==> inputs of v7 <==
// processor
module processor
(
	output reg w_en,
	output reg done,
	output reg [7:0] addr,
	output reg [31:0] data_out,
	input clk,
	input rst_n,
	input start,
	input [31:0] data_in
);
	parameter RESET = 3'd0;
	parameter READ_DATA = 3'd1;
	parameter READ_INSTRUCTON = 3'd2;
	parameter DELAY = 3'd3;
	parameter EXECUTE = 3'd4;
	parameter ADD = 3'd0;
	parameter SUB = 3'd1;
	parameter MUL = 3'd2;
	parameter TR = 3'd3;
	parameter DET = 3'd4;
	reg [2:0] cs,ns;
	reg [1:0] read_data_counter;
	reg [3:0] a11,a12,a21,a22,b11,b12,b21,b22;
	always@(posedge clk or negedge rst_n)begin
		if(~rst_n) cs <= RESET;
		else cs <= ns;
	end
	always@(*)begin
		case(cs)
			RESET : ns = (start & rst_n) ? READ_DATA : RESET;
			READ_DATA : ns = (read_data_counter == 2) ? READ_INSTRUCTON : READ_DATA;
			READ_INSTRUCTON : ns = DELAY;
			DELAY : ns = EXECUTE;
			EXECUTE : ns = RESET;
			default : ns = RESET;
		endcase
	end
	always@(posedge clk or negedge rst_n)begin
		if(~rst_n)begin
			done <= 0;
			w_en <= 0;
			addr <= 8'd255;
			data_out <= 0;
			read_data_counter <= 0;
			a11 <= 0;
			a12 <= 0;
			a21 <= 0; 
			a22 <= 0;
			b11 <= 0;
			b12 <= 0;
			b21 <= 0;
			b22 <= 0;	
		end
		else begin
			case(ns)
				RESET : begin
					done <= 0;
					w_en <= 0;
					addr <= 8'd255;
					data_out <= 0;
					read_data_counter <= 0;
					a11 <= 0;
					a12 <= 0;
					a21 <= 0; 
					a22 <= 0;
					b11 <= 0;
					b12 <= 0;
					b21 <= 0;
					b22 <= 0;
				end
				READ_DATA : begin
					done <= 0;
					w_en <= 0;
					addr <= 8'd255;
					data_out <= 0;
					read_data_counter <= read_data_counter + 1;
					a11 <= data_in[3:0];
					a12 <= data_in[7:4];
					a21 <= data_in[11:8]; 
					a22 <= data_in[15:12];
					b11 <= data_in[19:16];
					b12 <= data_in[23:20];
					b21 <= data_in[27:24];
					b22 <= data_in[31:28];
				end
				READ_INSTRUCTON : begin
					done <= 0;
					w_en <= 0;
					addr <= 0;
  ...
Settings: LEC_CHECK=0, CAP_MARGIN=20, CORE_MARGIN=2, CORE_UTILIZATION=72, CTS_CLUSTER_DIAMETER=102, GPL_ROUTABILITY_DRIVEN=0, GPL_TIMING_DRIVEN=1, HOLD_SLACK_MARGIN=-0.1, MAX_ROUTING_LAYER=met4, PLACE_DENSITY_LB_ADDON=0.24, SLEW_MARGIN=20; clock period 4.58 ns.
run.sh (not shown) runs the stock make flow with config.mk's settings and CLKGATE_MAP_FILE=.
==> v18 (differences from v7) <==
==> flow/config.mk (replaced) <==
export PLATFORM = sky130hd
export DESIGN_NAME = processor
export DESIGN_NICKNAME = processor
export VERILOG_FILES = /design/flow/design.v
export SDC_FILE = /design/flow/constraint.sdc
export NUM_CORES = 4
export LEC_CHECK = 0
export CAP_MARGIN = 20
export CORE_MARGIN = 2
export CORE_UTILIZATION = 54
export CTS_CLUSTER_DIAMETER = 211
export CTS_CLUSTER_SIZE = 98
export GPL_ROUTABILITY_DRIVEN = 0
export GPL_TIMING_DRIVEN = 1
export PLACE_DENSITY_LB_ADDON = 0.29
export SETUP_SLACK_MARGIN = 1.96
export SLEW_MARGIN = 20
==> flow/constraint.sdc (replaced) <==
create_clock -name core_clock -period 7.21 [get_ports {clk}]
set_input_delay 1.4420 -clock core_clock [delete_from_list [all_inputs] [get_ports {clk}]]
set_output_delay 1.4420 -clock core_clock [all_outputs]
set_load 0.01 [all_outputs]
==> v39 (differences from v7) <==
==> flow/config.mk (replaced) <==
export PLATFORM = sky130hd
export DESIGN_NAME = processor
export DESIGN_NICKNAME = processor
export VERILOG_FILES = /design/flow/design.v
export SDC_FILE = /design/flow/constraint.sdc
export NUM_CORES = 4
export LEC_CHECK = 0
export ABC_AREA = 1
export CAP_MARGIN = 20
export CORE_MARGIN = 2
export CORE_UTILIZATION = 72
export CTS_CLUSTER_DIAMETER = 28
export CTS_CLUSTER_SIZE = 74
export MAX_ROUTING_LAYER = met4
export SETUP_SLACK_MARGIN = 0.44
export SLEW_MARGIN = 20
==> flow/constraint.sdc (replaced) <==
create_clock -name core_clock -period 4.7 [get_ports {clk}]
set_input_delay 0.9400 -clock core_clock [delete_from_list [all_inputs] [get_ports {clk}]]
set_output_delay 0.9400 -clock core_clock [all_outputs]
set_load 0.01 [all_outputs]
==> changes_impl.md <==
## Flow update

* Sequential portion of the cell area at 0.135
* Inverter count at 424
* Post-CTS Setup Inserts at 29
* Fin worst setup slack at -0.207 ns
* ClkCell Share at 0.0188
* Final setup violating endpoints at 25
* Violated checks: negative setup slack
* Status: finished with violations
* Die width at 136 um
the above is filed under v39

==> changes_impl.md <==
## Flow update

* Status: timing/DRC/antenna clean
* Drc violations at 0
* Die width at about 150 um
* Fin worst setup slack at 2.13 ns
* Sequential portion of the cell area at 0.156
* Bufs w/o clock at 90
* Cells after DPL at 1613
* Final setup violating endpoints at 0
* Post-CTS Setup Inserts at 0
the above is filed under v18

==> changes_impl.md <==
## Flow update

* Status: finished with violations
* Final setup violating endpoints at 25
* Post-CTS Setup Inserts at 10
* Fin worst setup slack at -0.177 ns
* Violated checks: negative setup slack
* Die width at 131 um
* ClkCell Share at 0.0212
the above is filed under v7

